Setup of old:
Design usb_top_level, start of the top module:
module usb_top_level(
    input logic clk,
    input logic n_rst,
    input logic hsel,
    input logic [3:0] haddr,
    input logic [1:0] htrans,
    input logic  [1:0] hsize,
    input logic hwrite,
    input logic [31:0] hwdata,
    output logic [31:0] hrdata,
    output logic hresp,
    output logic hready,
    output logic d_mode,
    input logic d_plus_in,
    input logic d_minus_in,
    output logic d_plus_out,
    output logic d_minus_out,
    output logic [6:0] buffer_occupancy,
    output logic get_rx_data,
    output logic [3:0] tx_packet,
    output logic tx_transfer_active
);
Settings: LEC_CHECK=0, ABC_AREA=1, CAP_MARGIN=20, CORE_ASPECT_RATIO=0.52, CORE_MARGIN=5, CORE_UTILIZATION=40, CTS_CLUSTER_SIZE=27, GPL_TIMING_DRIVEN=1, HOLD_SLACK_MARGIN=0.04, MAX_ROUTING_LAYER=met4, PLACE_DENSITY_LB_ADDON=0.29, SLEW_MARGIN=40, TNS_END_PERCENT=10; clock period 3.92 ns.
run.sh (not shown) runs the stock make flow with config.mk's settings and CLKGATE_MAP_FILE=.
old | status: complete | timing, DRC, antenna: pass
Setup changes, old to new
Settings: changing CORE_MARGIN from 5 to 2; changing CTS_CLUSTER_SIZE from 27 to 70; changing CAP_MARGIN from 20 to 35.
### Flow results
- Measured against each other, old and new differ in fraction of power consumed by sequential logic, the higher figure coming from new.
- As of new, final layout net count had fallen slightly compared to old.
- Delta (new minus old): fraction of met1 tracks used by global routing dropped 1.7 points; overall via count from detail_route barely changed; reported leakage power dropped about 0.8%; met3 usage in global routing climbed 1.3 points; die footprint dropped about 3.7%.
- Relative to old, the utilization of new is lower by 0.30 points.
- new finished all stages; however, its layout fails the closing checks, the failures being negative setup slack.
- Per the comparison of new with old, worst-case vdd ir drop has decreased; fraction of area in registers moved up; critical path depth went up by 5.

* * *

Starting RTL as in the previous note.
==> flow/config.mk <==
export PLATFORM = sky130hd
export DESIGN_NAME = usb_top_level
export DESIGN_NICKNAME = usb_top_level
export VERILOG_FILES = /design/flow/design.v
export SDC_FILE = /design/flow/constraint.sdc
export NUM_CORES = 4
export LEC_CHECK = 0
export ABC_AREA = 0
export CAP_MARGIN = 10
export CELL_PAD_IN_SITES_DETAIL_PLACEMENT = 0
export CELL_PAD_IN_SITES_GLOBAL_PLACEMENT = 3
export CORE_ASPECT_RATIO = 0.66
export CORE_MARGIN = 2
export CORE_UTILIZATION = 34
export CTS_CLUSTER_SIZE = 86
export GPL_ROUTABILITY_DRIVEN = 0
export GPL_TIMING_DRIVEN = 0
export HOLD_SLACK_MARGIN = -0.09
export MAX_ROUTING_LAYER = met5
export MIN_ROUTING_LAYER = met2
export PLACE_DENSITY = 0.51
export SETUP_SLACK_MARGIN = 0.2
export SLEW_MARGIN = 25
export TNS_END_PERCENT = 30
==> flow/constraint.sdc <==
create_clock -name core_clock -period 8.44 [get_ports {clk}]
set_input_delay 1.6880 -clock core_clock [delete_from_list [all_inputs] [get_ports {clk}]]
set_output_delay 1.6880 -clock core_clock [all_outputs]
set_load 0.01 [all_outputs]
The starting point failed in global routing (5_1_grt).
Edit:
CELL_PAD_IN_SITES_DETAIL_PLACEMENT = 2   (was 0)
CELL_PAD_IN_SITES_GLOBAL_PLACEMENT = not set   (was 3)
CORE_ASPECT_RATIO = 1.22   (was 0.66)
CTS_CLUSTER_SIZE = 72   (was 86)
HOLD_SLACK_MARGIN = not set   (was -0.09)
MAX_ROUTING_LAYER = met4   (was met5)
MIN_ROUTING_LAYER = not set   (was met2)
PLACE_DENSITY = 0.88   (was 0.51)
SLEW_MARGIN = 30   (was 25)
TNS_END_PERCENT = not set   (was 30)
The new run never finished: it broke off in global routing (5_1_grt) with GRT-0116.
Die size barely changes.
Synthesized area is unchanged.
Synthesized cell count is unchanged.
Edit:
ABC_AREA = not set   (was 0)
CAP_MARGIN = 20   (was 10)
CELL_PAD_IN_SITES_DETAIL_PLACEMENT = not set   (was 2)
CORE_ASPECT_RATIO = not set   (was 1.22)
CORE_UTILIZATION = 66   (was 34)
CTS_CLUSTER_SIZE = not set   (was 72)
GPL_ROUTABILITY_DRIVEN = not set   (was 0)
GPL_TIMING_DRIVEN = not set   (was 0)
PLACE_DENSITY = not set   (was 0.88)
SETUP_SLACK_MARGIN = 0.96   (was 0.2)
SLEW_MARGIN = 20   (was 30)
clock period = 3.7 ns   (was 8.44 ns; I/O delays follow)
The changed run never finished: it broke off in global routing (5_1_grt), error GRT-0232; die area decreases by well over a third; area after synthesis stays the same; synthesized cell count is unchanged.
Edit:
CAP_MARGIN = 0   (was 20)
CORE_UTILIZATION = 70   (was 66)
CTS_CLUSTER_DIAMETER = 377   (was not set)
CTS_CLUSTER_SIZE = 21   (was not set)
HOLD_SLACK_MARGIN = 0.29   (was not set)
MAX_ROUTING_LAYER = not set   (was met4)
SETUP_SLACK_MARGIN = 0.1   (was 0.96)
The changed run finished but failed the layout checks on setup timing.
Area after synthesis stays the same.
Die area falls by 5.6%.
Synthesized cell count does not change.
Edit:
CAP_MARGIN = 20   (was 0)
CORE_UTILIZATION = 72   (was 70)
CTS_CLUSTER_DIAMETER = 355   (was 377)
CTS_CLUSTER_SIZE = 20   (was 21)
HOLD_SLACK_MARGIN = not set   (was 0.29)
PLACE_DENSITY_LB_ADDON = 0.22   (was not set)
SETUP_SLACK_MARGIN = 1.1   (was 0.1)
Result: The new run ended with an error in global routing (5_1_grt), error GRT-0232; synthesized cell count stays the same; die area came out lower by 2.7%; area after synthesis is unchanged.
Power is estimated from default activity; no workload was simulated.
